v28:
// WcaUpConverter
module WcaUpConverter
(
	input              	clock,
	input              	reset,
	input              	enable,
	input  	wire [7:0]  	cfg,				 
	input  	wire       		strobe_cic,   	 
	input  	wire [31:0] 	phase_cordic, 	 
	input		wire [3:0]  	log2_rate,
	input	  wire			strobe_if,
	input   wire	[31:0] iq_bb_in,
	output  reg		[23:0] iq_if_out
  );
export LEC_CHECK = 0
export CAP_MARGIN = 20
export CELL_PAD_IN_SITES_DETAIL_PLACEMENT = 1
export CELL_PAD_IN_SITES_GLOBAL_PLACEMENT = 1
export CORE_MARGIN = 6
export CORE_UTILIZATION = 33
export CTS_CLUSTER_DIAMETER = 240
export MIN_ROUTING_LAYER = met2
export SLEW_MARGIN = 20
create_clock -name core_clock -period 8.0 [get_ports {clock}]
run.sh (not shown) runs the stock make flow with config.mk's settings and CLKGATE_MAP_FILE=.
Every stage of the flow completed for v28, and the final layout passed the timing, DRC and antenna checks.
Here is what was changed in the inputs of v26 compared with v28.
- a change of CELL_PAD_IN_SITES_DETAIL_PLACEMENT from 1 to 2
- an added CORE_ASPECT_RATIO of 0.93
- a change of CAP_MARGIN from 20 to 10
- a change of CORE_UTILIZATION from 33 to 64
- a change of CORE_MARGIN from 6 to 5
- an added GPL_ROUTABILITY_DRIVEN of 0
Findings:
- v26 never completed, since it errored out during detailed placement (3_5_place_dp).
- Per the comparison of v26 with v28, parity-gate share of the synthesized area counting xor and xnor cells about even, synthesized area about even.
- Overall die width: v26 lower than v28
- Summary of v26 over v28: initial standard-cell utilization of the core increased by 31 points relative to the old numbers, core box area decreased by about 50% relative to the old numbers, simple-gate share of the synthesized area did not really move.
- Die area | v26 < v28
- Flop and latch count out of synthesis came out exactly the same in v26 and v28.
- Diff v26 and v28: vertical die size higher in v28
- Per the comparison of v26 with v28, average footprint of a synthesized cell did not really move, number of core rows went down.
## Diff of input files: v25 against v26
- GPL_ROUTABILITY_DRIVEN removed (was 0)
- SETUP_SLACK_MARGIN newly set to 0.67
- CAP_MARGIN changed from 10 to 40
- CTS_CLUSTER_DIAMETER removed (was 240)
- PLACE_DENSITY newly set to 0.64
- CORE_UTILIZATION changed from 64 to 72
- CORE_ASPECT_RATIO removed (was 0.93)
- MIN_ROUTING_LAYER removed (was met2)
- CORE_MARGIN changed from 5 to 2
- CELL_PAD_IN_SITES_GLOBAL_PLACEMENT removed (was 1)
- CELL_PAD_IN_SITES_DETAIL_PLACEMENT removed (was 2)
- the clock period (ns, I/O delays scaled along) changed from 8.0 to 2.95
Results
global routing (5_1_grt): v25 exited with error. v25: core box area about 11% below v26. Going from v26 to v25, die size down 14%, flop and latch count out of synthesis flat.

========
== run A ==
WcaUpConverter again, from the RTL that the note above started with.
make LEC_CHECK=0 ABC_AREA=0 CAP_MARGIN=35 CELL_PAD_IN_SITES_DETAIL_PLACEMENT=1 CELL_PAD_IN_SITES_GLOBAL_PLACEMENT=1 CORE_ASPECT_RATIO=0.54 CORE_MARGIN=4 CORE_UTILIZATION=69 CTS_CLUSTER_DIAMETER=303 GPL_ROUTABILITY_DRIVEN=1 GPL_TIMING_DRIVEN=0 HOLD_SLACK_MARGIN=0.11 MAX_ROUTING_LAYER=met5 MIN_ROUTING_LAYER=met1 PLACE_DENSITY_LB_ADDON=0.05 SETUP_SLACK_MARGIN=0.3 SLEW_MARGIN=10 TNS_END_PERCENT=90 finish   # period 3.0 ns
Stage in which a tool error killed run A: 3_1_place_gp_skip_io.
[inputs] run B vs run A
- a deleted CTS_CLUSTER_DIAMETER that had been 303
- a deleted PLACE_DENSITY_LB_ADDON that had been 0.05
- a change of SLEW_MARGIN from 10 to 20
- a deleted HOLD_SLACK_MARGIN that had been 0.11
- a deleted CORE_ASPECT_RATIO that had been 0.54
- a deleted SETUP_SLACK_MARGIN that had been 0.3
- a deleted ABC_AREA that had been 0
- a deleted TNS_END_PERCENT that had been 90
- a change of CORE_UTILIZATION from 69 to 40
- a deleted CELL_PAD_IN_SITES_DETAIL_PLACEMENT that had been 1
- a deleted MIN_ROUTING_LAYER that had been met1
- a deleted GPL_ROUTABILITY_DRIVEN that had been 1
- a deleted MAX_ROUTING_LAYER that had been met5
- a change of CAP_MARGIN from 35 to 20
- a change of CORE_MARGIN from 4 to 2
- a deleted CELL_PAD_IN_SITES_GLOBAL_PLACEMENT that had been 1
- a deleted GPL_TIMING_DRIVEN that had been 0
- a change of the clock period (ns, I/O delays scaled along) from 3.0 to 8.0
## What came out
- Run A -> run B: multiplexer share of the synthesized area flat
- Taking run A as the reference, in run B vertical extent of the die shows an increase of 75%; core area increased 74%; synthesized cell count about even; number of core rows rose by 71; floorplan-stage core utilization -30 points.
- Run B and run A ended up with nearly the same post-synthesis cell area.
- Run B against run A; x dimension of the die is down by a few percent.
- Die area | run B > run A
- Diff run A..run B | number of unique standard cell types used by synthesis | unchanged
- Run B finished every stage and its layout cleared the timing, DRC and antenna checks.
What run C does differently from run B at the input level:
- putting CELL_PAD_IN_SITES_DETAIL_PLACEMENT at 2 where nothing was set
- putting GPL_ROUTABILITY_DRIVEN at 0 where nothing was set
- swapping 20 for 30 in SLEW_MARGIN
- putting CTS_CLUSTER_DIAMETER at 240 where nothing was set
- putting MIN_ROUTING_LAYER at met2 where nothing was set
- putting CORE_ASPECT_RATIO at 1.7 where nothing was set
- putting CELL_PAD_IN_SITES_GLOBAL_PLACEMENT at 1 where nothing was set
- putting CTS_CLUSTER_SIZE at 35 where nothing was set
- swapping 20 for 10 in CAP_MARGIN
- swapping 40 for 64 in CORE_UTILIZATION
- swapping 2 for 5 in CORE_MARGIN
Results
- Run C did not run to completion, as it errored out during 3_5_place_dp.
- Comparing run B against run C, there is no change at all in adder-cell area share of the yosys netlist.
- Re synthesized cell count: no difference whatsoever between run C and run B.
- Of run B and run C, the run reporting the higher initial core utilization was run C.
- Number of rows in the core area sits higher in run C than in run B.
- Comparing run B and run C, the higher standard cell core area is on run B.
- Re overall die width: run C is 160 um down on run B.
- | share of the yosys chip area belonging to registers | run C vs run B | ≈ equal |
- Run C ends up with lower die area than run B does.
